==> design.v <==
`timescale 1ns / 1ps
module gain_core #(
    parameter integer DWIDTH = 16,  
    parameter integer GWIDTH = 16,  
    parameter integer FBITS  = 12   
)(
    input  wire                     clk,
    input  wire                     rst_n,      
    input  wire                     ce,         
    input  wire                     en,         
    input  wire signed [DWIDTH-1:0] data_i,     
    input  wire signed [GWIDTH-1:0] data_gain,  
    output reg  signed [DWIDTH-1:0] data_o      
);
    wire signed [DWIDTH+GWIDTH-1:0] mult_raw;
    wire signed [DWIDTH+GWIDTH-1:0] mult_rounded;
    wire signed [DWIDTH+GWIDTH-1-FBITS:0] mult_scaled;
    localparam signed [DWIDTH-1:0] MAX_VAL = {1'b0, {(DWIDTH-1){1'b1}}};  
    localparam signed [DWIDTH-1:0] MIN_VAL = {1'b1, {(DWIDTH-1){1'b0}}};  
    assign mult_raw = data_i * data_gain;
    assign mult_rounded = mult_raw + (1 << (FBITS-1));
    assign mult_scaled = mult_rounded >>> FBITS;
    always @(posedge clk) begin
        if (!rst_n) begin
            data_o <= 0;
        end else if (ce) begin
            if (!en) begin
                data_o <= data_i;
            end else begin
                if (mult_scaled > MAX_VAL) begin
                    data_o <= MAX_VAL;
                end else if (mult_scaled < MIN_VAL) begin
                    data_o <= MIN_VAL;
                end else begin
                    data_o <= mult_scaled[DWIDTH-1:0];
                end
            end
        end
    end
endmodule
`timescale 1ns / 1ps
module axis_gain_wrapper #(
    parameter integer C_S_AXI_DATA_WIDTH = 32,
    parameter integer C_S_AXI_ADDR_WIDTH = 4,
    parameter integer AUDIO_WIDTH        = 16,
    parameter integer GAIN_FBITS         = 12
)(
    input  wire aclk,
    input  wire aresetn,
    input  wire [31:0] s_axis_tdata,
    input  wire        s_axis_tlast,
    input  wire        s_axis_tvalid,
    output wire        s_axis_tready,
    output wire [31:0] m_axis_tdata,
    output wire        m_axis_tlast,
    output wire        m_axis_tvalid,
    input  wire        m_axis_tready,
    input  wire [C_S_AXI_ADDR_WIDTH-1:0] s_axi_awaddr,
    input  wire                          s_axi_awvalid,
    output reg                           s_axi_awready,
    input  wire [C_S_AXI_DATA_WIDTH-1:0] s_axi_wdata,
    input  wire [3:0]                    s_axi_wstrb,
    input  wire                          s_axi_wvalid,
    output reg                           s_axi_wready,
    output reg  [1:0]                    s_axi_bresp,
    output reg                           s_axi_bvalid,
    input  wire                          s_axi_bready,
    input  wire [C_S_AXI_ADDR_WIDTH-1:0] s_axi_araddr,
    input  wire                          s_axi_arvalid,
    output reg                           s_axi_arready,
    output reg  [C_S_AXI_DATA_WIDTH-1:0] s_axi_rdata,
    output reg  [1:0]                    s_axi_rresp,
    output reg                           s_axi_rvalid,
    input  wire                          s_axi_rready
);
    reg [31:0] reg_control;
    reg [31:0] reg_gain_l;
    reg [31:0] reg_gain_r;
    wire [1:0] addr_w = s_axi_awaddr[3:2];
    wire [1:0] addr_r = s_axi_araddr[3:2];
    always @(posedge aclk) begin
        if (!aresetn) begin
            s_axi_awready <= 1'b0;
            s_axi_wready  <= 1'b0;
            s_axi_bvalid  <= 1'b0;
            s_axi_bresp   <= 2'b00;
            reg_control <= 32'b0;
            reg_gain_l  <= 32'h0000_1000;  
            reg_gain_r  <= 32'h0000_1000;
        end else begin
            if (!s_axi_awready && s_axi_awvalid && s_axi_wvalid) begin
                s_axi_awready <= 1'b1;
                s_axi_wready  <= 1'b1;
                case (addr_w)
                    2'h0: reg_control <= s_axi_wdata;
                    2'h1: reg_gain_l  <= s_axi_wdata;
                    2'h2: reg_gain_r  <= s_axi_wdata;
                    default: ;
                endcase
            end else begin
                s_axi_awready <= 1'b0;
                s_axi_wready  <= 1'b0;
            end
            if (s_axi_awready && !s_axi_bvalid) begin
                s_axi_bvalid <= 1'b1;
                s_axi_bresp  <= 2'b00;
            end else if (s_axi_bready) begin
                s_axi_bvalid <= 1'b0;
            end
        end
    end
    always @(posedge aclk) begin
        if (!aresetn) begin
            s_axi_arready <= 1'b0;
            s_axi_rvalid  <= 1'b0;
            s_axi_rdata   <= 32'b0;
            s_axi_rresp   <= 2'b00;
        end else begin
            if (!s_axi_arready && s_axi_arvalid) begin
                s_axi_arready <= 1'b1;
                s_axi_rvalid  <= 1'b1;
                case (addr_r)
                    2'h0: s_axi_rdata <= reg_control;
                    2'h1: s_axi_rdata <= reg_gain_l;
                    2'h2: s_axi_rdata <= reg_gain_r;
                    default: s_axi_rdata <= 32'b0;
                endcase
            end else begin
                s_axi_arready <= 1'b0;
                if (s_axi_rvalid && s_axi_rready)
                    s_axi_rvalid <= 1'b0;
            end
        end
    end
    reg valid_d;
    reg last_d;
    wire stream_ready = m_axis_tready || !valid_d;
    assign s_axis_tready = stream_ready;
    assign m_axis_tvalid = valid_d;
    assign m_axis_tlast  = last_d;
    wire core_ce     = stream_ready;
    wire gain_enable = reg_control[0];
    gain_core #(
        .DWIDTH(AUDIO_WIDTH),
        .GWIDTH(16),
        .FBITS (GAIN_FBITS)
    ) u_gain_l (
        .clk       (aclk),
        .rst_n     (aresetn),
        .ce        (core_ce),
        .en        (gain_enable),
        .data_i    (s_axis_tdata[15:0]),
        .data_gain (reg_gain_l[15:0]),
        .data_o    (m_axis_tdata[15:0])
    );
    gain_core #(
        .DWIDTH(AUDIO_WIDTH),
        .GWIDTH(16),
        .FBITS (GAIN_FBITS)
    ) u_gain_r (
        .clk       (aclk),
        .rst_n     (aresetn),
        .ce        (core_ce),
        .en        (gain_enable),
        .data_i    (s_axis_tdata[31:16]),
        .data_gain (reg_gain_r[15:0]),
        .data_o    (m_axis_tdata[31:16])
    );
    always @(posedge aclk) begin
        if (!aresetn) begin
            valid_d <= 1'b0;
            last_d  <= 1'b0;
        end else if (stream_ready) begin
            valid_d <= s_axis_tvalid;
            last_d  <= s_axis_tlast;
        end
    end
endmodule
==> run.sh <==
#!/bin/bash
# the make line also repeats each setting of config.mk as NAME=value (left out here)
make -C /OpenROAD-flow-scripts/flow DESIGN_CONFIG=/design/flow/config.mk WORK_HOME=/design/flow/orfs CLKGATE_MAP_FILE= finish
==> config.mk <==
export PLATFORM = sky130hd
export DESIGN_NAME = axis_gain_wrapper
export DESIGN_NICKNAME = axis_gain_wrapper
export VERILOG_FILES = /design/flow/design.v
export SDC_FILE = /design/flow/constraint.sdc
export NUM_CORES = 4
export LEC_CHECK = 0
export CAP_MARGIN = 20
export CORE_MARGIN = 2
export CORE_UTILIZATION = 59
export CTS_CLUSTER_DIAMETER = 352
export CTS_CLUSTER_SIZE = 100
export SLEW_MARGIN = 20
==> constraint.sdc <==
create_clock -name core_clock -period 8.0 [get_ports {aclk}]
set_input_delay 1.6000 -clock core_clock [delete_from_list [all_inputs] [get_ports {aclk}]]
set_output_delay 1.6000 -clock core_clock [all_outputs]
set_load 0.01 [all_outputs]
==> reports/results.tsv, run 1 <==
metric	value	unit
regToRegSetupSlack	0.79	ns
compound_area_frac	0.0920	
timing.setup.tns	0	ns
powerClk	0.000875	W
drv_cap	0	
ff_latch_area	3320	sq um
gr-usage-all-layers	0.330	
async_flop_share	0	
p_leak	15.1	nW
ys_sh_simple	0.162	
via_per_inst	5.45	
ant_nets	0	
crit_type	in -> reg	
fp_util	0.594	
die_h	214	um
postSynthSeqShare	0.127	
holdPathStages	2	
cts_made_buffers	17	
topCombFamilyByArea	adder cells	
drcViolationCount	0	
pwr-share-clk	0.258	
rows	77	
timing.rr.start	reg_gain_l[2]	
end_kind	register	
cts.path.max_buffers	2	
area_growth	18.4	%
cpPeakStageDelay	0.59	ns
power_density	110	nW/um^2
p_sw	0.00134	W
cp_num_buf_inv	9	
intPower	0.00204	W
synth_top_area_share	0.402	
netlist_area	26100	sq um
min_period	7.86	ns
rsz0062_at_grt	true	
insertedDiodeCount	0	
hold_end	u_gain_r.data_o[8]	
ir_drop	0.000202	V
yosysUniqueCellTypes	64	
netSwitchingFraction	0.397	
yosys.area_share.adder	0.475	
fin_cells	3887	
top_power_group	combinational logic	
port_buffers	149	
drt-pass1-iter-count	6	
largest_area_cell	fa_1	
fin_ws	0.136	ns
hold_start	u_gain_r.data_o[8]	
worstSkewPairLatency	0.48	ns
finalCritPeriodShare	0.983	
path_depth	27	
tightest_slew	0.985	ns
ys_area	26100	sq um
ys_cells	3002	
cp_max_fo	15	
nFillCells	3567	
ys_dominant_reg_cell	dfxtp_1	
cp_common_cell	fa_1	
core_area	43900	sq um
crit_end	u_gain_r.data_o[1]	
cts-hold-fix-buffers	0	
grt_pass1_vias	22877	
worst_ep_required_time	8.35	ns
power_frac_comb	0.476	
dp_cells	3844	
yosys-top-cells-count	inv_1 (581), fa_1 (524), nand2_1 (490)	
drt_iter0_drc	1385	
nets	4046	
cts_sinks	166	
drt-total-wl	73200	um
edf_count	0	
synth_flops	166	
reg2reg_to	u_gain_l.data_o[8]	
grt_pass1_wl	118000	um
seq_cell_power	0.000899	W
ys_sh_xor	0.0208	
avgSynthCellArea	8.70	sq um
comb_area	20200	sq um
wl_per_cell	18.8	um
fin_skew	0.0168	ns
cts_root_buf	clkbuf_16	
critPathTopFamily	adder cells	
hold_viol	0	
crit_path_start_kind	input port	
clkSlewWorstSetupHoldPaths	0.08	ns
htreeDepth	4	
log.warning_count	37	
slew_headroom	0.343	
synth_cells	3002	
worst-r2r-cell-count	24	
fmax	127	MHz
die_x	214	um
worstHoldPathType	reg -> reg	
outcome	finished clean	
top_cell	inv_1	
yosys_warnings	2	
finalPower	0.00339	W
finalSetupViolCount	0	
place.gp.congestion	0.906	
preCtsSetupSlack	-0.627	ns
critPathLaunch	s_axis_tdata[23]	
grt_overflow	0	
topCellsByArea	fa_1 (40%), dfxtp_1 (13%), inv_1 (8.4%)	
comb_power	0.00161	W
crit_arrival	8.22	ns
antenna_found_initial	0	
cts_tree	done	
grt_max_degree	74	
crit_slowest_cell	fa_2	
drv_slew	0	
vias	21168	
ys_sh_mux	0.0130	
hold_ws	0.446	ns
dp.final_hpwl	57500	um
ios	162	
seq_power_share	0.265	
chipArea	46000	sq um
[cell type report]
cell class / count / area share
sequential: 166 / 0.107
timing repair buffer: 424 / 0.124
multi-input combinational: 2092 / 0.654
clock buffer: 18 / 0.0142
inverter: 581 / 0.0706
clock inverter: 14 / 0.00558
tap: 592 / 0.0240
[layer usage]
| layer | GRT usage | vias to the layer above | part of all wire |
|---|---|---|---|
| li1 | - | 9630 | - |
| met1 | 0.393 | 10646 | 0.37 |
| met2 | 0.590 | 712 | 0.52 |
| met3 | 0.0529 | 180 | 0.063 |
| met4 | 0.146 | 0 | 0.044 |
| met5 | 0 | - | 0 |
[per-stage QoR]
step | instance area [sq um] | util
6_report | 30900 | 0.704
5_1_grt | 30900 | 0.704
4_1_cts | 30600 | 0.696
3_5_place_dp | 29900 | 0.682
3_3_place_gp | 29900 | 0.682
2_1_floorplan | 26100 | -
[repair_timing]
action,in CTS,in global routing
resized,4,62
setup endpoints to repair,20,31
pin swaps,1,37
buffers inserted,0,10
gates cloned,0,2
==> inputs of run 2 (changes only) <==
Settings changed: CORE_UTILIZATION 59 to 68, CTS_CLUSTER_DIAMETER 352 to unset, CTS_CLUSTER_SIZE 100 to 32.
Clock period 8.0 ns to 6.41 ns, I/O delays scaled along.
==> reports/results.tsv, run 2 <==
metric	value	unit
yosys.area_share.adder	0.475	
cts_sinks	166	
cts.path.max_buffers	2	
ys_sh_xor	0.0208	
grt_overflow	0	
topCombFamilyByArea	adder cells	
fin_ws	-0.951	ns
crit_arrival	7.72	ns
worst_ep_required_time	6.77	ns
drt-total-wl	87300	um
log.warning_count	39	
core_area	37800	sq um
cts_tree	done	
finalSetupViolCount	32	
dp.final_hpwl	59800	um
grt_max_degree	76	
worstHoldPathType	reg -> reg	
cts-hold-fix-buffers	0	
top_power_group	combinational logic	
postSynthSeqShare	0.127	
critPathTopFamily	adder cells	
place.gp.congestion	0.937	
seq_cell_power	0.00112	W
area_growth	28.6	%
cts_made_buffers	17	
edf_count	0	
crit_slowest_cell	fa_2	
comb_power	0.00272	W
power_density	147	nW/um^2
vias	23733	
dp_cells	3866	
ir_drop	0.000283	V
holdPathStages	2	
drcViolationCount	0	
ys_sh_mux	0.0130	
reg2reg_to	u_gain_l.data_o[13]	
netlist_area	26100	sq um
regToRegSetupSlack	-0.81	ns
ys_area	26100	sq um
avgSynthCellArea	8.70	sq um
yosys-top-cells-count	inv_1 (581), fa_1 (524), nand2_1 (490)	
path_depth	26	
yosys_warnings	2	
drt-pass1-iter-count	9	
crit_path_start_kind	input port	
grt_pass1_wl	133000	um
cpPeakStageDelay	0.63	ns
crit_end	u_gain_l.data_o[13]	
compound_area_frac	0.0920	
clkSlewWorstSetupHoldPaths	0.08	ns
cp_num_buf_inv	8	
pwr-share-clk	0.225	
cp_max_fo	7	
grt_pass1_vias	25550	
worst-r2r-cell-count	25	
ys_cells	3002	
largest_area_cell	fa_1	
timing.rr.start	reg_gain_l[10]	
tightest_slew	1.30	ns
hold_ws	0.452	ns
intPower	0.00292	W
p_leak	16.3	nW
synth_flops	166	
powerClk	0.00111	W
rows	71	
via_per_inst	5.93	
drt_iter0_drc	2429	
comb_area	21200	sq um
rsz0062_at_grt	true	
slew_headroom	0.126	
outcome	complete, but fails checks	
async_flop_share	0	
htreeDepth	4	
nets	4236	
netSwitchingFraction	0.410	
end_kind	register	
fin_skew	0.0164	ns
fin_cells	4000	
wl_per_cell	21.8	um
antenna_found_initial	6	
so_faults	setup timing	
ys_sh_simple	0.162	
finalCritPeriodShare	1.15	
power_frac_comb	0.549	
topCellsByArea	fa_1 (40%), dfxtp_1 (13%), inv_1 (8.4%)	
cts_root_buf	clkbuf_16	
p_sw	0.00203	W
critPathLaunch	s_axis_tdata[15]	
yosysUniqueCellTypes	64	
ant_nets	0	
top_cell	inv_1	
synth_top_area_share	0.402	
synth_cells	3002	
ios	162	
ff_latch_area	3320	sq um
min_period	7.36	ns
hold_end	u_gain_r.data_o[6]	
fp_util	0.692	
ys_dominant_reg_cell	dfxtp_1	
gr-usage-all-layers	0.442	
seq_power_share	0.226	
drv_cap	0	
drv_slew	0	
nFillCells	1760	
die_h	200	um
chipArea	40000	sq um
port_buffers	149	
fmax	136	MHz
hold_viol	0	
worstSkewPairLatency	0.47	ns
crit_type	in -> reg	
hold_start	u_gain_r.data_o[6]	
die_x	200	um
[run 2: final cells by class]
| type | count | area share |
|---|---|---|
| Clock buffer | 19 | 0.0135 |
| Clock inverter | 13 | 0.00455 |
| Antenna cell | 4 | 0.000298 |
| Multi-Input combinational cell | 2093 | 0.633 |
| Tap cell | 511 | 0.0190 |
| Inverter | 581 | 0.0651 |
| Timing Repair Buffer | 613 | 0.166 |
| Sequential cell | 166 | 0.0990 |
[run 2: routing by layer]
layer  vias to the layer above  track usage  part of all wire
li1                      10020            -                 -
met5                         -      0.00864            0.0012
met4                        10        0.260             0.072
met3                       533        0.156              0.13
met2                      1643        0.692              0.46
met1                     11527        0.532              0.34
[run 2: stage by stage]
stage / setup WS, ns / util / setup TNS [ns] / total power, W / cell area [sq um]
2_1_floorplan: -0.622 / - / -17.61 / 0.00234 / 26400
3_3_place_gp: -1.79 / 0.816 / -49.65 / 0.00313 / 30800
6_report: -0.951 / 0.889 / -24.73 / 0.00494 / 33600
3_5_place_dp: -1.95 / 0.816 / -54.24 / 0.00321 / 30800
4_1_cts: -0.616 / 0.872 / -17.08 / 0.00464 / 32900
5_1_grt: -0.985 / 0.889 / -29.00 / 0.00517 / 33600
[run 2: timing repair]
| item | in CTS | in global routing |
|---|---|---|
| resized | 344 | 151 |
| buffers inserted | 63 | 45 |
| cloned | 4 | 1 |
| pin swaps | 155 | 124 |
| endpoints found under the setup margin | 32 | 32 |
==> inputs of run 3 (changes only) <==
Settings changed: CAP_MARGIN 20 to 0, CORE_UTILIZATION 68 to 65, CTS_CLUSTER_DIAMETER set to 40, CTS_CLUSTER_SIZE 32 to unset, SETUP_SLACK_MARGIN set to 1.0, TNS_END_PERCENT set to 95.
Clock period 6.41 ns to 5.63 ns, I/O delays scaled along.
==> reports/results.tsv, run 3 <==
metric	value	unit
compound_area_frac	0.0920	
seq_cell_power	0.00127	W
top_power_group	combinational logic	
hold_end	u_gain_l.data_o[4]	
cts_tree	done	
worst-r2r-cell-count	25	
outcome	complete, but fails checks	
p_sw	0.00221	W
cts_root_buf	clkbuf_16	
ant_nets	0	
port_buffers	149	
crit_end	u_gain_l.data_o[3]	
worstSkewPairLatency	0.49	ns
drv_slew	0	
worstHoldPathType	reg -> reg	
dp.final_hpwl	57200	um
grt_pass1_vias	24309	
power_density	162	nW/um^2
cp_num_buf_inv	9	
slew_headroom	0.393	
ys_sh_mux	0.0130	
path_depth	27	
seq_power_share	0.230	
synth_flops	166	
netlist_area	26100	sq um
vias	22858	
drcViolationCount	0	
die_h	204	um
clkSlewWorstSetupHoldPaths	0.07	ns
antenna_found_initial	5	
power_frac_comb	0.544	
yosys_warnings	2	
holdPathStages	2	
ios	162	
end_kind	register	
fin_ws	-1.24	ns
grt_pass1_wl	125000	um
min_period	6.87	ns
ir_drop	0.000307	V
drt_iter0_drc	1703	
top_cell	inv_1	
drv_cap	0	
ys_sh_xor	0.0208	
crit_type	in -> reg	
core_area	39700	sq um
hold_start	u_gain_l.data_o[4]	
crit_slowest_cell	fa_2	
chipArea	41800	sq um
ys_dominant_reg_cell	dfxtp_1	
critPathLaunch	s_axis_tdata[15]	
die_x	204	um
reg2reg_to	u_gain_l.data_o[3]	
p_leak	16.5	nW
edf_count	0	
topCombFamilyByArea	adder cells	
wl_per_cell	19.7	um
cts-hold-fix-buffers	0	
synth_top_area_share	0.402	
ys_cells	3002	
powerClk	0.00125	W
cts_sinks	166	
hold_viol	0	
critPathTopFamily	adder cells	
yosysUniqueCellTypes	64	
largest_area_cell	fa_1	
nets	4262	
area_growth	30.1	%
log.warning_count	39	
cp_max_fo	8	
finalPower	0.00551	W
worst_ep_required_time	5.99	ns
cpPeakStageDelay	0.65	ns
so_faults	setup timing	
drt-pass1-iter-count	6	
crit_path_start_kind	input port	
yosys-top-cells-count	inv_1 (581), fa_1 (524), nand2_1 (490)	
grt_max_degree	85	
fin_skew	0.0198	ns
rsz0062_at_grt	true	
via_per_inst	5.66	
pwr-share-clk	0.226	
postSynthSeqShare	0.127	
finalCritPeriodShare	1.22	
intPower	0.00330	W
fmax	146	MHz
place.gp.congestion	0.905	
synth_cells	3002	
async_flop_share	0	
rows	73	
tightest_slew	0.909	ns
finalSetupViolCount	32	
regToRegSetupSlack	-1.11	ns
drt-total-wl	79600	um
gr-usage-all-layers	0.389	
netSwitchingFraction	0.401	
timing.rr.start	reg_gain_l[6]	
topCellsByArea	fa_1 (40%), dfxtp_1 (13%), inv_1 (8.4%)	
fp_util	0.657	
avgSynthCellArea	8.70	sq um
cts.path.max_buffers	2	
post-route-util	0.855	
cts_made_buffers	17	
crit_arrival	7.23	ns
comb_power	0.00300	W
ys_sh_simple	0.162	
htreeDepth	4	
grt_overflow	0	
yosys.area_share.adder	0.475	
ys_area	26100	sq um
run 3: through the flow:
step	hold WS, ns	TNS [ns]	setup slack (ns)	std cells	instance area, sq um
final	0.444	-38.29	-1.24	4038	34000
after global routing	0.473	-44.59	-1.45	4036	34000
after CTS	0.448	-35.79	-1.18	4026	33600
after detailed placement	0.438	-68.43	-2.28	3894	31000
after global placement	0.435	-65.24	-2.21	3894	31000
after floorplan	0.436	-37.60	-1.25	3005	26400
run 3: what timing repair did:
item / in CTS / in global routing
gates resized: 387 / 74
pin swaps: 257 / 86
endpoints found under the setup margin: 32 / 32
gates cloned: 10 / 0
setup buffers: 90 / 10
run 3: per-layer routing:
metal  GRT usage  share of wire  vias up  routed length, um
met5           0        0.00030        -                 24
met4       0.178          0.048        4               3810
met1       0.487           0.37    11449              29500
li1            -              -    10070                  -
met2       0.646           0.49     1074              38800
met3      0.0883          0.094      261               7470
run 3: cell type report:
cell class	count	area (sq um)
Tap cell	525	657
Timing Repair Buffer	640	5990
Fill cell	2249	5770
Sequential cell	166	3320
Inverter	581	2190
Multi-Input combinational cell	2092	21200
Antenna cell	2	5.00
Clock inverter	14	164
Clock buffer	18	429
==> inputs of run 4 (changes only) <==
Settings changed: CAP_MARGIN 0 to 20, CORE_UTILIZATION 65 to 64, CTS_CLUSTER_DIAMETER 40 to 291, CTS_CLUSTER_SIZE set to 98, PLACE_DENSITY set to 0.35, SETUP_SLACK_MARGIN 1.0 to unset, TNS_END_PERCENT 95 to unset.
Clock period 5.63 ns to 7.12 ns, I/O delays scaled along.
==> reports/results.tsv, run 4 <==
metric	value	unit
synth_top_area_share	0.402	
yosys-top-cells-count	inv_1 (581), fa_1 (524), nand2_1 (490)	
fin_skew	0.0263	ns
insertedDiodeCount	0	
finalPower	0.00419	W
cts_tree	done	
fp_util	0.653	
via_per_inst	5.69	
tightest_slew	1.10	ns
largest_area_cell	fa_1	
seq_power_share	0.239	
cts-hold-fix-buffers	0	
cp_num_buf_inv	10	
min_period	7.24	ns
cpPeakStageDelay	0.58	ns
use_met3	0.0585	
port_buffers	149	
grt_pass1_vias	24280	
antenna_found_initial	1	
topCombFamilyByArea	adder cells	
ys_cells	3002	
path_depth	27	
pwr-share-clk	0.229	
avgSynthCellArea	8.70	sq um
grt-busiest-layer	met2	
topCellsByArea	fa_1 (40%), dfxtp_1 (13%), inv_1 (8.4%)	
place_area	30300	sq um
regToRegSetupSlack	0.26	ns
core_area	40000	sq um
dp_cells	3820	
crit_arrival	7.58	ns
ant_nets	0	
grt_overflow	0	
die_x	206	um
worst_ep_required_time	7.46	ns
rows	73	
cts_made_buffers	17	
fin_cells	3946	
log.warning_count	39	
drv_cap	0	
postSynthSeqShare	0.127	
power_frac_comb	0.532	
dp.final_hpwl	57800	um
p_leak	16.0	nW
vias	22443	
place.gp.congestion	0.920	
timing.rr.start	reg_gain_r[2]	
rsz0062_at_grt	true	
crit_type	in -> reg	
cts_root_buf	clkbuf_16	
p_sw	0.00168	W
yosys.area_share.adder	0.475	
ys_sh_xor	0.0208	
cp_max_fo	8	
critPathLaunch	s_axis_tdata[21]	
drv_slew	0	
reg2reg_to	u_gain_r.data_o[5]	
synth_flops	166	
fin_area	33100	sq um
fmax	138	MHz
finalCritPeriodShare	1.02	
netSwitchingFraction	0.401	
fin_ws	-0.121	ns
crit_slowest_cell	fa_1	
ys_dominant_reg_cell	dfxtp_1	
gr-usage-all-layers	0.383	
grt_pass1_wl	124000	um
worstHoldPathType	reg -> reg	
timing.setup.tns	-1.30	ns
nets	4172	
cp_common_cell	fa_1	
ios	162	
so_faults	setup timing	
slew_headroom	0.269	
drt_iter0_drc	1855	
drt-pass1-iter-count	6	
post-route-util	0.827	
drt-total-wl	79400	um
ir_drop	0.000172	V
hold_end	u_gain_r.data_o[4]	
holdPathStages	2	
worstSkewPairLatency	0.48	ns
power_density	127	nW/um^2
crit_path_start_kind	input port	
grt_max_degree	76	
end_kind	register	
ys_sh_simple	0.162	
die_h	206	um
use_met2	0.668	
edf_count	0	
outcome	complete, but fails checks	
finalSetupViolCount	16	
netlist_area	26100	sq um
wl_per_cell	20.1	um
compound_area_frac	0.0920	
synth_cells	3002	
powerClk	0.000960	W
crit_end	u_gain_r.data_o[5]	
comb_power	0.00223	W
hold_start	u_gain_r.data_o[4]	
cts_sinks	166	
chipArea	42400	sq um
intPower	0.00251	W
seq_cell_power	0.00100	W
grt_use_met1	0.438	
ys_area	26100	sq um
yosysUniqueCellTypes	64	
top_power_group	combinational logic	
htreeDepth	4	
async_flop_share	0	
critPathTopFamily	adder cells	
ys_sh_mux	0.0130	
top_cell	inv_1	
area_growth	26.8	%
clkSlewWorstSetupHoldPaths	0.07	ns
hold_viol	0	
worst-r2r-cell-count	24	
yosys_warnings	2	
cts.path.max_buffers	2	
drcViolationCount	0	
run 4: what timing repair did:
item | in CTS | in global routing
pin swaps | 203 | 93
cloned | 10 | 1
gates resized | 341 | 155
setup endpoints to repair | 32 | 32
setup buffers | 68 | 19
run 4: layer usage:
layer  wire (um)  share of wire
met1       27100           0.34
met2       40500           0.51
met3        6190          0.078
met4        5540          0.070
met5          13        0.00016
run 4: through the flow:
stage	hold slack (ns)	setup slack, ns
floorplan	0.436	-0.0550
global placement	0.434	-1.23
detailed placement	0.438	-1.35
CTS	0.449	-0.0676
global route	0.473	-0.298
finish	0.447	-0.121
run 4: layout make-up:
| type | count | area [sq um] |
|---|---|---|
| flip-flops and latches | 166 | 3320 |
| well taps | 525 | 657 |
| inverters | 581 | 2190 |
| repair buffers | 550 | 5110 |
| clock buffers | 17 | 425 |
| fillers | 2409 | 6900 |
| multi-input cells | 2092 | 21200 |
| clock inverters | 15 | 163 |
==> inputs of run 5 (changes only) <==
Settings changed: CORE_UTILIZATION 64 to 71, CTS_CLUSTER_DIAMETER 291 to 36, CTS_CLUSTER_SIZE 98 to 51, PLACE_DENSITY 0.35 to unset, PLACE_DENSITY_LB_ADDON set to 0.06, SETUP_SLACK_MARGIN set to 1.96.
Clock period 7.12 ns to 6.57 ns, I/O delays scaled along.
==> reports/results.tsv, run 5 <==
metric	value	unit
outcome	complete, but fails checks	
so_faults	setup timing	
critPathTopFamily	adder cells	
antenna_found_initial	8	
ys_area	26100	sq um
grt_overflow	0	
cp_max_fo	8	
pwr-share-clk	0.224	
crit_end	u_gain_r.data_o[1]	
ys_sh_xor	0.0208	
core_area	36400	sq um
cp_num_buf_inv	5	
ios	162	
top_cell	inv_1	
fp_util	0.717	
worstHoldPathType	reg -> reg	
ys_sh_simple	0.162	
gr-usage-all-layers	0.495	
cts_root_buf	clkbuf_16	
cpPeakStageDelay	0.71	ns
worstSkewPairLatency	0.49	ns
drt-pass1-iter-count	11	
drcViolationCount	0	
fmax	136	MHz
yosys.area_share.adder	0.475	
clkSlewWorstSetupHoldPaths	0.09	ns
synth_top_area_share	0.402	
chipArea	38300	sq um
end_kind	register	
netlist_area	26100	sq um
grt_pass1_wl	144000	um
crit_path_cell_trace	buf_6 -> buf_12 -> nand2_1 -> fa_1 -> inv_1 -> fa_2 -> buf_6 -> fa_2 -> fa_1 -> fa_1 -> fa_2 -> ha_4 -> a21o_1 -> a21oi_2 -> o211ai_1 -> nand2_1 -> mux2i_1 -> a31o_2 -> o311a_1 -> o21ai_4 -> buf_12 -> a21oi_2 -> o21ai_1	
drt_iter0_drc	2867	
port_buffers	149	
drt-total-wl	98900	um
compound_area_frac	0.0920	
crit_path_start_kind	input port	
ys_dominant_reg_cell	dfxtp_1	
largest_area_cell	fa_1	
regToRegSetupSlack	-0.68	ns
fin_skew	0.0274	ns
hold_end	u_gain_l.data_o[13]	
htreeDepth	4	
path_depth	23	
finalSetupViolCount	32	
rows	70	
critPathLaunch	s_axis_tdata[31]	
p_sw	0.00212	W
seq_cell_power	0.00109	W
ir_drop	0.000239	V
intPower	0.00284	W
p_leak	16.2	nW
reg2reg_to	u_gain_r.data_o[1]	
drv_slew	0	
holdPathStages	2	
edf_count	0	
yosys_warnings	2	
worst-r2r-cell-count	21	
place.gp.congestion	0.954	
topCellsByArea	fa_1 (40%), dfxtp_1 (13%), inv_1 (8.4%)	
die_x	196	um
grt_max_degree	95	
avgSynthCellArea	8.70	sq um
drv_cap	0	
die_h	196	um
wl_per_cell	25.1	um
cts_made_buffers	17	
topCombFamilyByArea	adder cells	
cts.path.max_buffers	2	
power_density	148	nW/um^2
worst_ep_required_time	6.98	ns
ant_nets	0	
yosys-top-cells-count	inv_1 (581), fa_1 (524), nand2_1 (490)	
async_flop_share	0	
vias	25344	
yosysUniqueCellTypes	64	
timing.rr.start	reg_gain_r[4]	
grt_pass1_vias	27406	
ys_cells	3002	
cts_sinks	166	
min_period	7.34	ns
tightest_slew	1.20	ns
crit_arrival	7.75	ns
hold_start	u_gain_l.data_o[13]	
comb_power	0.00276	W
synth_cells	3002	
top_power_group	combinational logic	
synth_flops	166	
hold_viol	0	
crit_type	in -> reg	
postSynthSeqShare	0.127	
crit_slowest_cell	fa_2	
ys_sh_mux	0.0130	
netSwitchingFraction	0.427	
seq_power_share	0.220	
post-route-util	0.921	
timing.setup.tns	-22.06	ns
area_growth	28.5	%
powerClk	0.00111	W
slew_headroom	0.190	
log.warning_count	37	
power_frac_comb	0.556	
cts_tree	done	
dp.final_hpwl	59700	um
nets	4221	
fin_ws	-0.772	ns
rsz0062_at_grt	true	
via_per_inst	6.43	
finalCritPeriodShare	1.12	
-- run 5: through the flow --
stage / hold WS [ns] / area [sq um] / cells / setup slack [ns] / power (W)
2_1_floorplan: 0.436 / 26400 / 3005 / -0.494 / 0.00228
3_3_place_gp: 0.433 / 30500 / 3788 / -1.38 / 0.00300
3_5_place_dp: 0.443 / 30500 / 3788 / -1.52 / 0.00310
4_1_cts: 0.454 / 32900 / 3915 / -0.531 / 0.00453
5_1_grt: 0.468 / 33500 / 3938 / -0.901 / 0.00513
6_report: 0.456 / 33600 / 3944 / -0.772 / 0.00497
-- run 5: cell type report --
type	count	area [sq um]
Antenna cell	6	15.0
Clock buffer	17	425
Clock inverter	15	185
Fill cell	1420	2880
Inverter	581	2200
Multi-Input combinational cell	2093	21400
Sequential cell	166	3320
Tap cell	468	586
Timing Repair Buffer	598	5450
-- run 5: layer usage --
layer,GRT usage,part of all wire,vias up
met1,0.539,0.30,12042
met4,0.374,0.10,8
met2,0.782,0.45,2317
met3,0.198,0.15,973
met5,0,0.00055,-
li1,-,-,10004
-- run 5: what timing repair did --
action,CTS,global route
pin swaps,192,107
setup buffers,88,23
endpoints found under the setup margin,32,32
hold buffers,0,0
cloned,7,0
resized,394,114
==> inputs of run 6 (changes only) <==
Settings changed: CORE_UTILIZATION 71 to 8, CTS_CLUSTER_DIAMETER 36 to unset, CTS_CLUSTER_SIZE 51 to unset, PLACE_DENSITY_LB_ADDON 0.06 to unset, SETUP_SLACK_MARGIN 1.96 to unset.
Clock period 6.57 ns to 12.1 ns, I/O delays scaled along.
==> reports/results.tsv, run 6 <==
metric	value	unit
outcome	finished clean	
core_area	325000	sq um
dp.final_hpwl	70700	um
post-route-util	0.103	
cts.repair.resized	0	
crit_end	u_gain_r.data_o[10]	
rows	209	
cts_made_buffers	25	
place.gp.congestion	0.821	
yosys.area_share.adder	0.475	
top_cell	inv_1	
drt_iter0_drc	856	
async_flop_share	0	
comb_power	0.000890	W
fp_util	0.0805	
chipArea	331000	sq um
min_period	9.67	ns
crit_type	in -> reg	
finalCritPeriodShare	0.799	
ys_dominant_reg_cell	dfxtp_1	
htreeDepth	4	
edf_count	0	
postSynthSeqShare	0.127	
yosysUniqueCellTypes	64	
via_per_inst	2.68	
cp_num_buf_inv	5	
drv_cap	0	
place_area	32700	sq um
ir_drop	0.0000683	V
hold_ws	0.449	ns
power_density	65.8	nW/um^2
pwr-share-clk	0.330	
drt-total-wl	88000	um
ant_nets	0	
seq_power_share	0.266	
antenna_found_initial	18	
clkSlewWorstSetupHoldPaths	0.07	ns
crit_arrival	10.13	ns
drv_slew	0	
crit_path_cell_trace	clkdlybuf4s50_1 -> and2_1 -> fa_1 -> inv_1 -> fa_1 -> fa_1 -> inv_1 -> fa_1 -> fa_1 -> inv_1 -> fa_1 -> inv_1 -> ha_1 -> nand4_1 -> a211oi_1 -> a22oi_2 -> a21boi_4 -> a311oi_4 -> o31a_2 -> xor2_1 -> a41o_1 -> a21oi_1 -> o21ai_1	
fin_area	33500	sq um
cp_max_fo	17	
worstSkewPairLatency	0.52	ns
ys_sh_mux	0.0130	
yosys-top-cells-count	inv_1 (581), fa_1 (524), nand2_1 (490)	
timing.setup.tns	0	ns
p_leak	13.9	nW
regToRegSetupSlack	4.59	ns
worst-r2r-cell-count	20	
cp_common_cell	fa_1	
slew_headroom	0.291	
compound_area_frac	0.0920	
topCellsByArea	fa_1 (40%), dfxtp_1 (13%), inv_1 (8.4%)	
powerClk	0.000727	W
drt-pass1-iter-count	5	
largest_area_cell	fa_1	
timing.rr.start	reg_gain_r[1]	
seq_cell_power	0.000586	W
nets	3823	
critPathLaunch	s_axis_tdata[26]	
finalSetupViolCount	0	
cts_tree	done	
holdPathStages	2	
cts-hold-fix-buffers	0	
worstHoldPathType	reg -> reg	
grt_max_degree	71	
hold_end	u_gain_r.data_o[14]	
gr-usage-all-layers	0.0541	
ys_sh_xor	0.0208	
worst_ep_required_time	12.56	ns
netSwitchingFraction	0.381	
ys_cells	3002	
power_frac_comb	0.404	
grt_overflow	0	
crit_slowest_cell	clkdlybuf4s50_1	
avgSynthCellArea	8.70	sq um
drcViolationCount	0	
ys_area	26100	sq um
yosys_warnings	2	
fin_skew	0.0162	ns
netlist_area	26100	sq um
port_buffers	149	
vias	19800	
wl_per_cell	11.9	um
die_x	575	um
die_h	575	um
synth_flops	166	
cpPeakStageDelay	0.92	ns
hold_start	u_gain_r.data_o[14]	
grt_pass1_vias	20760	
top_power_group	combinational logic	
critPathTopFamily	adder cells	
tightest_slew	1.06	ns
cts_setup_buffers	0	
rsz0062_at_grt	false	
path_depth	23	
crit_path_start_kind	input port	
fmax	103	MHz
hold_viol	0	
p_sw	0.000839	W
ys_sh_simple	0.162	
grt_pass1_wl	133000	um
area_growth	28.2	%
cts.path.max_buffers	3	
reg2reg_to	u_gain_r.data_o[10]	
ios	162	
synth_cells	3002	
cts_root_buf	clkbuf_16	
intPower	0.00136	W
synth_top_area_share	0.402	
end_kind	register	
cts_sinks	166	
topCombFamilyByArea	adder cells	
log.warning_count	34	
## run 6: layer usage
metal  GRT usage  up-vias  part of all wire
li1            -     9181                 -
met1      0.0563    10100              0.36
met2       0.104      398              0.55
met3     0.00693      109             0.039
met4      0.0300       12             0.056
met5           0        -           0.00069
## run 6: metrics by stage
step / instances / worst slack (ns) / power (W)
global route: 7392 / 2.06 / 0.00236
detailed placement: 7357 / 1.90 / 0.00150
floorplan: 3005 / 3.29 / 0.00121
finish: 7392 / 2.43 / 0.00220
CTS: 7389 / 2.45 / 0.00225
global placement: 7357 / 1.92 / 0.00149
## run 6: final cells by class
type,count,area [sq um]
Fill cell,37345,291000
Multi-Input combinational cell,2092,20000
Tap cell,4325,5410
Sequential cell,166,3320
Inverter,581,2190
Timing Repair Buffer,193,1810
Clock buffer,27,653
Clock inverter,5,103
Antenna cell,3,7.51
==> inputs of run 7 (changes only) <==
Settings changed: CAP_MARGIN 20 to 30, CORE_ASPECT_RATIO set to 0.93, CORE_UTILIZATION 8 to 72, CTS_CLUSTER_DIAMETER set to 319, CTS_CLUSTER_SIZE set to 44, PLACE_DENSITY_LB_ADDON set to 0.0, SETUP_SLACK_MARGIN set to 2.58, TNS_END_PERCENT set to 95.
Clock period 12.1 ns to 8.77 ns, I/O delays scaled along.
==> reports/results.tsv, run 7 <==
metric	value	unit
drt-pass1-iter-count	6	
tightest_slew	0.988	ns
ant_nets	0	
critPathTopFamily	adder cells	
pwr-share-clk	0.247	
finalCritPeriodShare	0.885	
fmax	129	MHz
htreeDepth	4	
ys_sh_mux	0.0130	
postSynthSeqShare	0.127	
yosys_warnings	2	
power_frac_comb	0.506	
hold_ws	0.453	ns
comb_power	0.00168	W
rows	67	
netlist_area	26100	sq um
area_growth	18.2	%
hold_start	u_gain_l.data_o[11]	
end_kind	register	
grt_pass1_wl	120000	um
worst-r2r-cell-count	27	
gr-usage-all-layers	0.408	
worst_ep_required_time	9.10	ns
cts_made_buffers	17	
preCtsSetupSlack	-0.0783	ns
worstSkewPairLatency	0.47	ns
reg2reg_to	u_gain_r.data_o[11]	
cpPeakStageDelay	0.59	ns
vias	22254	
drv_cap	0	
edf_count	0	
cp_max_fo	6	
drt-total-wl	76100	um
p_sw	0.00139	W
crit_end	u_gain_r.data_o[11]	
yosysUniqueCellTypes	64	
die_h	188	um
nets	3963	
ys_dominant_reg_cell	dfxtp_1	
crit_path_start_kind	input port	
cp_num_buf_inv	10	
holdPathStages	2	
cts_root_buf	clkbuf_16	
drcViolationCount	0	
ys_cells	3002	
compound_area_frac	0.0920	
fin_skew	0.0183	ns
topCellsByArea	fa_1 (40%), dfxtp_1 (13%), inv_1 (8.4%)	
cts_tree	done	
fp_util	0.728	
ys_sh_simple	0.162	
largest_area_cell	fa_1	
finalSetupViolCount	0	
fin_area	30900	sq um
yosys.area_share.adder	0.475	
ir_drop	0.000236	V
dp.final_hpwl	54200	um
cts.path.max_buffers	2	
p_leak	14.8	nW
power_density	108	nW/um^2
antenna_found_initial	5	
rsz0062_at_grt	true	
timing.rr.start	reg_gain_r[7]	
via_per_inst	6.02	
crit_type	in -> reg	
powerClk	0.000823	W
chipArea	37800	sq um
path_depth	28	
avgSynthCellArea	8.70	sq um
cts-hold-fix-buffers	0	
slew_headroom	0.340	
drt_iter0_drc	1839	
drv_slew	0	
hold_viol	0	
timing.setup.tns	0	ns
yosys-top-cells-count	inv_1 (581), fa_1 (524), nand2_1 (490)	
hold_end	u_gain_l.data_o[11]	
die_x	201	um
async_flop_share	0	
cts_sinks	166	
synth_top_area_share	0.402	
place_area	28700	sq um
ys_sh_xor	0.0208	
synth_cells	3002	
synth_flops	166	
seq_power_share	0.247	
regToRegSetupSlack	1.47	ns
ys_area	26100	sq um
crit_slowest_cell	fa_1	
top_cell	inv_1	
core_area	35900	sq um
port_buffers	149	
wl_per_cell	20.6	um
top_power_group	combinational logic	
grt_overflow	0	
netSwitchingFraction	0.419	
seq_cell_power	0.000824	W
clkSlewWorstSetupHoldPaths	0.08	ns
topCombFamilyByArea	adder cells	
fin_ws	1.01	ns
critPathLaunch	s_axis_tdata[23]	
grt_pass1_vias	23716	
post-route-util	0.861	
worstHoldPathType	reg -> reg	
outcome	finished clean	
place.gp.congestion	0.899	
min_period	7.76	ns
ios	162	
log.warning_count	37	
cp_common_cell	fa_1	
crit_arrival	8.09	ns
grt_max_degree	73	
intPower	0.00194	W
==> run 7: area by class of cell <==
type	instances	area (sq um)
sequential	166	3320
multi-input combinational	2092	20900
clock buffer	17	425
antenna	4	10.0
clock inverter	15	191
fill	1996	5000
timing repair buffer	341	3250
inverter	581	2190
tap	483	604
==> run 7: metal layers <==
metal | routed length, um | global-route usage | up-vias
met3 | 8830 | 0.0998 | 315
li1 | - | - | 9478
met5 | 24 | 0 | -
met2 | 35800 | 0.663 | 1374
met4 | 3990 | 0.194 | 4
met1 | 27400 | 0.518 | 11083
==> run 7: metrics by stage <==
stage | cells | power [W]
floorplan | 3005 | 0.00170
global placement | 3596 | 0.00212
detailed placement | 3596 | 0.00218
CTS | 3680 | 0.00319
global route | 3696 | 0.00348
finish | 3699 | 0.00333
==> run 7: repair_timing <==
item                       CTS  global route
resized                    323            47
setup endpoints to repair   32            32
gates cloned                 8             0
pin swaps                  121            48
setup buffers               44            14
==> inputs of run 8 (changes only) <==
Settings changed: CAP_MARGIN 30 to 20, CORE_ASPECT_RATIO 0.93 to 0.84, CTS_CLUSTER_DIAMETER 319 to 218, CTS_CLUSTER_SIZE 44 to 31, HOLD_SLACK_MARGIN set to -0.09, PLACE_DENSITY set to 0.63, PLACE_DENSITY_LB_ADDON 0.0 to unset, SETUP_SLACK_MARGIN 2.58 to -0.55, TNS_END_PERCENT 95 to 75.
Clock period 8.77 ns to 5.89 ns, I/O delays scaled along.
==> reports/results.tsv, run 8 <==
metric	value	unit
cts_sinks	166	
cp_max_fo	11	
wl_per_cell	26.2	um
compound_area_frac	0.0920	
critPathTopFamily	adder cells	
so_faults	setup timing	
ys_area	26100	sq um
seq_cell_power	0.00122	W
avgSynthCellArea	8.70	sq um
powerClk	0.00115	W
drt-total-wl	102000	um
port_buffers	149	
yosys.area_share.adder	0.475	
dp_cells	3824	
ios	162	
netlist_area	26100	sq um
clkSlewWorstSetupHoldPaths	0.07	ns
fin_ws	-1.43	ns
critPathLaunch	s_axis_tdata[11]	
worstHoldPathType	reg -> reg	
timing.rr.start	reg_gain_r[4]	
die_x	212	um
grt_overflow	0	
rsz0062_at_grt	true	
place_area	30600	sq um
cp_num_buf_inv	8	
cp_common_cell	fa_1	
p_sw	0.00232	W
drt-pass1-iter-count	15	
finalCritPeriodShare	1.24	
vias	25861	
grt_pass1_vias	26352	
dp.final_hpwl	61800	um
power_density	164	nW/um^2
p_leak	15.8	nW
largest_area_cell	fa_1	
nFillCells	1289	
ys_cells	3002	
hold_end	reg_control[1]	
tightest_slew	1.19	ns
cts_root_buf	clkbuf_16	
ir_drop	0.000254	V
core_area	35600	sq um
nets	4146	
worstSkewPairLatency	0.48	ns
log.warning_count	41	
crit_end	u_gain_l.data_o[1]	
crit_arrival	7.67	ns
power_frac_comb	0.559	
yosys_warnings	2	
via_per_inst	6.65	
crit_slowest_cell	fa_1	
drcViolationCount	0	
die_h	179	um
chipArea	37800	sq um
hold_start	reg_control[1]	
ys_sh_xor	0.0208	
synth_flops	166	
area_growth	25.4	%
outcome	complete, but fails checks	
fin_area	32800	sq um
fmax	137	MHz
crit_path_cell_trace	buf_6 -> buf_4 -> nand2_1 -> fa_1 -> inv_1 -> fa_1 -> fa_1 -> fa_1 -> fa_1 -> inv_1 -> fa_1 -> inv_2 -> ha_4 -> nand4_1 -> or4_4 -> o22ai_4 -> o21ai_2 -> xor2_1 -> inv_2 -> o31ai_4 -> buf_6 -> buf_12 -> o21a_1 -> o21ai_1	
grt_pass1_wl	137000	um
post-route-util	0.921	
gr-usage-all-layers	0.480	
top_power_group	combinational logic	
intPower	0.00306	W
worst_ep_required_time	6.24	ns
topCombFamilyByArea	adder cells	
postSynthSeqShare	0.127	
synth_cells	3002	
ant_nets	0	
grt_max_degree	83	
top_cell	inv_1	
htreeDepth	4	
regToRegSetupSlack	-1.35	ns
netSwitchingFraction	0.431	
min_period	7.32	ns
worst-r2r-cell-count	22	
fp_util	0.735	
pwr-share-clk	0.214	
crit_path_start_kind	input port	
rows	63	
finalSetupViolCount	32	
slew_headroom	0.205	
cpPeakStageDelay	0.65	ns
crit_type	in -> reg	
fin_skew	0.0196	ns
ys_sh_mux	0.0130	
reg2reg_to	u_gain_r.data_o[12]	
ys_sh_simple	0.162	
path_depth	24	
drt_iter0_drc	4382	
yosys-top-cells-count	inv_1 (581), fa_1 (524), nand2_1 (490)	
place.gp.congestion	0.947	
topCellsByArea	fa_1 (40%), dfxtp_1 (13%), inv_1 (8.4%)	
cts.path.max_buffers	2	
end_kind	register	
ys_dominant_reg_cell	dfxtp_1	
synth_top_area_share	0.402	
drv_cap	0	
comb_power	0.00301	W
async_flop_share	0	
cts_made_buffers	17	
seq_power_share	0.226	
fin_cells	3886	
edf_count	0	
yosysUniqueCellTypes	64	
hold_viol	0	
holdPathStages	2	
cts_tree	done	
drv_slew	0	
antenna_found_initial	8	
==> run 8: per-stage QoR <==
step | worst slack [ns] | hold WS [ns] | total power (W) | TNS [ns]
2_1_floorplan | -1.04 | 0.436 | 0.00253 | -31.00
3_3_place_gp | -1.94 | 0.439 | 0.00335 | -58.81
3_5_place_dp | -2.06 | 0.446 | 0.00345 | -62.90
4_1_cts | -0.996 | 0.455 | 0.00485 | -27.69
5_1_grt | -1.59 | 0.475 | 0.00554 | -45.67
6_report | -1.43 | 0.460 | 0.00538 | -42.51
==> run 8: area by class of cell <==
cell class	count	area, sq um	area share
Multi-Input combinational cell	2093	21300	0.650
Timing Repair Buffer	523	4780	0.146
Sequential cell	166	3320	0.101
Inverter	581	2190	0.0669
Tap cell	487	609	0.0186
Clock buffer	18	429	0.0131
Clock inverter	12	119	0.00363
Antenna cell	6	15.0	0.000458
==> run 8: per-layer routing <==
metal | up-vias | GRT usage | share of wire
li1 | 9816 | - | -
met1 | 12050 | 0.578 | 0.31
met2 | 2762 | 0.753 | 0.42
met3 | 1233 | 0.147 | 0.16
met4 | 0 | 0.314 | 0.10
met5 | - | 0 | 0
==> run 8: what timing repair did <==
action	4_1_cts	5_1_grt
cloned	5	2
hold buffers	0	0
setup endpoints to repair	32	32
gates resized	347	156
pin swaps	154	134
buffers inserted	36	32
==> inputs of run 9 (changes only) <==
Settings changed: CAP_MARGIN 20 to 5, SETUP_SLACK_MARGIN -0.55 to 0.9.
Clock period 5.89 ns to 6.2 ns, I/O delays scaled along.
==> reports/results.tsv, run 9 <==
metric	value	unit
place_area	30500	sq um
ys_area	26100	sq um
drt_iter0_drc	3839	
ios	162	
synth_top_area_share	0.402	
cts.path.max_buffers	2	
nFillCells	1222	
worst_ep_required_time	6.57	ns
comb_area	21100	sq um
vias	25858	
core_area	35600	sq um
fmax	134	MHz
worstSkewPairLatency	0.48	ns
ys_cells	3002	
cts_sinks	166	
hold_end	u_gain_l.data_o[11]	
grt_overflow	0	
yosys.area_share.adder	0.475	
finalCritPeriodShare	1.20	
yosys-top-cells-count	inv_1 (581), fa_1 (524), nand2_1 (490)	
chipArea	37800	sq um
reg2reg_to	u_gain_l.data_o[4]	
cts_made_buffers	17	
path_depth	26	
tightest_slew	1.16	ns
topCombFamilyByArea	adder cells	
via_per_inst	6.57	
fin_area	33100	sq um
drt-pass1-iter-count	10	
crit_end	u_gain_l.data_o[4]	
clkSlewWorstSetupHoldPaths	0.07	ns
ys_sh_mux	0.0130	
critPathLaunch	s_axis_tdata[8]	
p_leak	16.1	nW
cts-hold-fix-buffers	0	
dp_cells	3821	
drv_cap	0	
crit_type	in -> reg	
ant_nets	0	
critPathTopFamily	adder cells	
netSwitchingFraction	0.421	
area_growth	26.7	%
holdPathStages	2	
powerClk	0.00118	W
wl_per_cell	25.9	um
synth_flops	166	
preCtsSetupSlack	-1.86	ns
htreeDepth	4	
end_kind	register	
cp_common_cell	fa_1	
gr-usage-all-layers	0.482	
ys_dominant_reg_cell	dfxtp_1	
worst-r2r-cell-count	23	
grt_max_degree	76	
fin_ws	-1.25	ns
power_frac_comb	0.540	
fin_skew	0.0204	ns
drt-total-wl	102000	um
intPower	0.00294	W
ys_sh_xor	0.0208	
crit_slowest_cell	fa_1	
post-route-util	0.930	
nets	4192	
cp_num_buf_inv	10	
yosysUniqueCellTypes	64	
synth_cells	3002	
top_power_group	combinational logic	
avgSynthCellArea	8.70	sq um
die_h	179	um
min_period	7.45	ns
grt_pass1_wl	138000	um
hold_viol	0	
slew_headroom	0.222	
outcome	complete, but fails checks	
ir_drop	0.000185	V
drcViolationCount	0	
top_cell	inv_1	
dp.final_hpwl	62100	um
seq_cell_power	0.00115	W
log.warning_count	39	
comb_power	0.00274	W
so_faults	setup timing	
cp_max_fo	8	
antenna_found_initial	7	
postSynthSeqShare	0.127	
async_flop_share	0	
cts_root_buf	clkbuf_16	
hold_start	u_gain_l.data_o[11]	
fp_util	0.735	
drv_slew	0	
ys_sh_simple	0.162	
worstHoldPathType	reg -> reg	
largest_area_cell	fa_1	
edf_count	0	
regToRegSetupSlack	-0.83	ns
port_buffers	149	
place.gp.congestion	0.975	
seq_power_share	0.228	
compound_area_frac	0.0920	
rows	63	
die_x	212	um
crit_arrival	7.81	ns
timing.rr.start	reg_gain_l[9]	
pwr-share-clk	0.232	
yosys_warnings	2	
grt_pass1_vias	26398	
power_density	153	nW/um^2
crit_path_start_kind	input port	
rsz0062_at_grt	true	
topCellsByArea	fa_1 (40%), dfxtp_1 (13%), inv_1 (8.4%)	
netlist_area	26100	sq um
finalPower	0.00507	W
cpPeakStageDelay	0.63	ns
ff_latch_area	3320	sq um
p_sw	0.00214	W
cts_tree	done	
finalSetupViolCount	32	
fin_cells	3933	
==> run 9: repair_timing <==
action / CTS / global route
endpoints found under the setup margin: 32 / 32
hold endpoints to repair: 0 / 0
gates cloned: 8 / 0
setup buffers: 49 / 18
resized: 320 / 133
pin swaps: 156 / 100
==> run 9: layer usage <==
metal	up-vias	GRT usage	share of wire
met4	2	0.285	0.10
met5	-	0	0.000098
met1	12161	0.591	0.31
met3	1071	0.147	0.16
li1	9929	-	-
met2	2695	0.761	0.43
==> run 9: final cells by class <==
cell class / count / area share
Sequential cell: 166 / 0.100
Clock inverter: 13 / 0.00499
Inverter: 581 / 0.0664
Antenna cell: 5 / 0.000378
Timing Repair Buffer: 570 / 0.159
Multi-Input combinational cell: 2092 / 0.637
Clock buffer: 19 / 0.0131
Tap cell: 487 / 0.0184
==> run 9: metrics by stage <==
stage               setup TNS, ns  hold WS, ns
global route               -37.10        0.478
floorplan                  -23.06        0.436
detailed placement         -55.31        0.441
finish                     -33.56        0.454
global placement           -50.06        0.438
CTS                        -20.30        0.449
==> inputs of run 10 (changes only) <==
Settings changed: CAP_MARGIN 5 to 20, CELL_PAD_IN_SITES_GLOBAL_PLACEMENT set to 1, CORE_ASPECT_RATIO 0.84 to 0.59, CORE_UTILIZATION 72 to 21, CTS_CLUSTER_DIAMETER 218 to 149, CTS_CLUSTER_SIZE 31 to 57, GPL_ROUTABILITY_DRIVEN set to 1, GPL_TIMING_DRIVEN set to 0, HOLD_SLACK_MARGIN -0.09 to 0.1, MAX_ROUTING_LAYER set to met4, PLACE_DENSITY 0.63 to unset, SETUP_SLACK_MARGIN 0.9 to 1.36, TNS_END_PERCENT 75 to 20.
Clock period 6.2 ns to 8.0 ns, I/O delays scaled along.
==> reports/results.tsv, run 10 <==
metric	value	unit
cp_max_fo	8	
worst_ep_required_time	8.37	ns
top_power_group	combinational logic	
top_cell	inv_1	
drcViolationCount	0	
worstHoldPathType	reg -> reg	
fp_util	0.211	
seq_power_share	0.259	
yosys.area_share.adder	0.475	
ys_dominant_reg_cell	dfxtp_1	
critPathTopFamily	adder cells	
postSynthSeqShare	0.127	
cts_sinks	166	
compound_area_frac	0.0920	
hold_viol	0	
finalPower	0.00343	W
cp_num_buf_inv	9	
die_x	463	um
gr-usage-all-layers	0.154	
grt_overflow	0	
ys_area	26100	sq um
slew_headroom	0.279	
die_h	275	um
regToRegSetupSlack	0.62	ns
grt_max_degree	19	
fmax	134	MHz
rows	99	
p_leak	14.6	nW
yosysUniqueCellTypes	64	
drv_cap	0	
grt-busiest-layer	met1	
core_area	123000	sq um
cpPeakStageDelay	0.55	ns
cts_root_buf	clkbuf_16	
drv_slew	0	
power_frac_comb	0.485	
ys_sh_simple	0.162	
fin_skew	0.0333	ns
ys_sh_mux	0.0130	
place.gp.congestion	0.879	
netSwitchingFraction	0.421	
ios	162	
path_depth	27	
wl_per_cell	19.2	um
ir_drop	0.000183	V
drt-total-wl	94400	um
finalCritPeriodShare	0.934	
topCellsByArea	fa_1 (40%), dfxtp_1 (13%), inv_1 (8.4%)	
nets	3998	
largest_area_cell	fa_1	
reg2reg_to	u_gain_r.data_o[9]	
place_area	29900	sq um
grt_pass1_vias	20683	
min_period	7.47	ns
ant_nets	0	
intPower	0.00198	W
yosys-top-cells-count	inv_1 (581), fa_1 (524), nand2_1 (490)	
cp_common_cell	fa_1	
synth_cells	3002	
ys_cells	3002	
chipArea	127000	sq um
critPathLaunch	s_axis_tdata[21]	
grt_pass1_wl	140000	um
drt_iter0_drc	1678	
clkSlewWorstSetupHoldPaths	0.07	ns
grt_use_met1	0.240	
tightest_slew	1.08	ns
port_buffers	145	
cts.path.max_buffers	2	
crit_arrival	7.84	ns
outcome	finished clean	
finalSetupViolCount	0	
async_flop_share	0	
synth_top_area_share	0.402	
timing.rr.start	reg_gain_r[7]	
edf_count	0	
powerClk	0.000877	W
hold_end	u_gain_r.data_o[13]	
end_kind	register	
use_met2	0.184	
vias	20266	
htreeDepth	4	
drt-pass1-iter-count	7	
avgSynthCellArea	8.70	sq um
yosys_warnings	2	
worstSkewPairLatency	0.51	ns
cts_tree	done	
rsz0062_at_grt	true	
holdPathStages	2	
ys_sh_xor	0.0208	
crit_end	u_gain_r.data_o[9]	
worst-r2r-cell-count	28	
crit_path_start_kind	input port	
antenna_found_initial	13	
via_per_inst	4.12	
area_growth	22.2	%
log.warning_count	37	
timing.setup.tns	0	ns
crit_type	in -> reg	
cts-hold-fix-buffers	0	
netlist_area	26100	sq um
topCombFamilyByArea	adder cells	
p_sw	0.00144	W
fin_area	31900	sq um
hold_start	u_gain_r.data_o[13]	
seq_cell_power	0.000888	W
synth_flops	166	
use_met3	0.0526	
pwr-share-clk	0.256	
dp.final_hpwl	77900	um
comb_power	0.00166	W
cts_made_buffers	17	
crit_slowest_cell	fa_1	
power_density	107	nW/um^2
## run 10: cell type report
class	instances	area, sq um
fill	13476	91600
multi-input combinational	2092	20400
sequential	166	3320
inverter	581	2180
tap	1666	2080
timing repair buffer	210	2080
buffer	166	1240
clock buffer	18	439
clock inverter	14	156
antenna	8	20.0
## run 10: what timing repair did
| action | in CTS | in global routing |
|---|---|---|
| setup endpoints to repair | 32 | 32 |
| cloned | 1 | 5 |
| pin swaps | 34 | 75 |
| buffers inserted | 32 | 26 |
| resized | 310 | 156 |
## run 10: per-stage QoR
step,setup slack [ns],hold slack [ns],util,cells
after floorplan,0.588,0.436,-,3005
after global placement,-2.28,0.440,0.242,4816
after detailed placement,-2.25,0.445,0.242,4817
after CTS,0.466,0.456,0.254,4882
after global routing,0.359,0.468,0.258,4921
final,0.525,0.449,0.258,4921
## run 10: metal layers
layer	up-vias	routed length (um)
met2	686	33600
met5	-	0
li1	9555	-
met3	40	9520
met1	9985	50700
met4	0	601
==> inputs of run 11 (changes only) <==
Settings changed: CELL_PAD_IN_SITES_GLOBAL_PLACEMENT 1 to unset, CORE_ASPECT_RATIO 0.59 to 1.6, CORE_UTILIZATION 21 to 40, CTS_CLUSTER_DIAMETER 149 to unset, CTS_CLUSTER_SIZE 57 to unset, GPL_ROUTABILITY_DRIVEN 1 to unset, HOLD_SLACK_MARGIN 0.1 to -0.1, MAX_ROUTING_LAYER met4 to unset, PLACE_DENSITY set to 0.56, SETUP_SLACK_MARGIN 1.36 to unset, TNS_END_PERCENT 20 to 25.
==> reports/results.tsv, run 11 <==
metric	value	unit
outcome	finished clean	
area_growth	14.2	%
synth_top_area_share	0.402	
crit_arrival	8.23	ns
cts_root_buf	clkbuf_16	
cts.path.max_buffers	2	
drt-pass1-iter-count	7	
finalCritPeriodShare	0.987	
grt_overflow	0	
netlist_area	26100	sq um
top_cell	inv_1	
crit_path_start_kind	input port	
seq_cell_power	0.000888	W
finalPower	0.00328	W
postSynthSeqShare	0.127	
cp_num_buf_inv	8	
netSwitchingFraction	0.427	
core_area	64700	sq um
end_kind	register	
ys_sh_xor	0.0208	
rsz0062_at_grt	true	
antenna_found_initial	8	
ys_sh_simple	0.162	
htreeDepth	4	
top_power_group	combinational logic	
cts_made_buffers	17	
topCombFamilyByArea	adder cells	
post-route-util	0.461	
topCellsByArea	fa_1 (40%), dfxtp_1 (13%), inv_1 (8.4%)	
log.warning_count	35	
min_period	7.90	ns
holdPathStages	2	
drv_slew	0	
synth_flops	166	
seq_power_share	0.270	
worstSkewPairLatency	0.50	ns
chipArea	67400	sq um
ys_area	26100	sq um
comb_power	0.00150	W
nFillCells	6494	
grt_pass1_wl	131000	um
cts-hold-fix-buffers	0	
yosysUniqueCellTypes	64	
gr-usage-all-layers	0.262	
drcViolationCount	0	
timing.rr.start	reg_gain_l[1]	
critPathLaunch	s_axis_tdata[1]	
largest_area_cell	fa_1	
tightest_slew	1.15	ns
drt-total-wl	84500	um
cp_common_cell	fa_1	
cts_tree	done	
grt_pass1_vias	23281	
compound_area_frac	0.0920	
crit_path_cell_trace	dlygate4sd2_1 -> clkbuf_4 -> nand2_1 -> fa_1 -> fa_1 -> inv_1 -> fa_1 -> fa_1 -> fa_1 -> inv_1 -> fa_1 -> inv_1 -> ha_2 -> nand4_1 -> or4_4 -> o22ai_4 -> o21ai_2 -> xor2_1 -> inv_1 -> o31ai_4 -> buf_4 -> buf_4 -> and2_1 -> a221oi_1	
clkSlewWorstSetupHoldPaths	0.09	ns
die_x	206	um
fmax	127	MHz
slew_headroom	0.234	
cpPeakStageDelay	0.57	ns
hold_viol	0	
power_frac_comb	0.456	
fin_skew	0.0236	ns
p_leak	14.1	nW
drt_iter0_drc	849	
grt_max_degree	20	
ys_dominant_reg_cell	dfxtp_1	
regToRegSetupSlack	0.25	ns
ys_cells	3002	
edf_count	0	
power_density	110	nW/um^2
crit_slowest_cell	or4_4	
synth_cells	3002	
reg2reg_to	u_gain_l.data_o[8]	
die_h	327	um
path_depth	24	
crit_type	in -> reg	
timing.setup.tns	0	ns
drv_cap	0	
yosys.area_share.adder	0.475	
hold_start	u_gain_r.data_o[10]	
worst_ep_required_time	8.33	ns
yosys_warnings	2	
place.gp.congestion	0.934	
worst-r2r-cell-count	25	
ys_sh_mux	0.0130	
powerClk	0.000899	W
via_per_inst	5.15	
dp.final_hpwl	70700	um
worstHoldPathType	reg -> reg	
fin_cells	4038	
port_buffers	145	
crit_end	u_gain_l.data_o[8]	
ir_drop	0.000207	V
nets	3944	
p_sw	0.00140	W
avgSynthCellArea	8.70	sq um
cp_max_fo	10	
cts_sinks	166	
pwr-share-clk	0.274	
rows	118	
critPathTopFamily	adder cells	
ant_nets	0	
wl_per_cell	20.9	um
dp_cells	3991	
finalSetupViolCount	0	
vias	20802	
fp_util	0.404	
async_flop_share	0	
yosys-top-cells-count	inv_1 (581), fa_1 (524), nand2_1 (490)	
intPower	0.00188	W
hold_end	u_gain_r.data_o[10]	
hold_ws	0.453	ns
ios	162	
run 11: final cells by class:
cell class                      instances  area (sq um)  area share
Clock buffer                           17           425      0.0143
Clock inverter                         15           170     0.00571
Timing Repair Buffer                  168          1600      0.0535
Tap cell                              840          1050      0.0352
Multi-Input combinational cell       2092         20200       0.676
Sequential cell                       166          3320       0.111
Antenna cell                            5          12.5    0.000420
Buffer                                154           896      0.0300
Inverter                              581          2180      0.0731
run 11: through the flow:
stage,setup slack (ns),cell area (sq um)
finish,0.103,29800
global route,-0.0915,29800
CTS,0.00123,29600
detailed placement,-2.35,28600
global placement,-2.38,28600
floorplan,0.0105,26100
run 11: repair_timing:
item / CTS / global route
buffers inserted: 11 / 11
setup endpoints to repair: 32 / 32
gates resized: 210 / 103
pin swaps: 12 / 18
endpoints found under the hold margin: 0 / 0
run 11: layer usage:
layer	routed length, um	vias up	GRT usage
met4	5830	4	0.168
li1	-	9462	-
met3	3260	219	0.0290
met1	29600	10565	0.275
met2	45700	552	0.488
met5	25	-	0
No activity file was given, so power comes from the tool's default toggle rates.
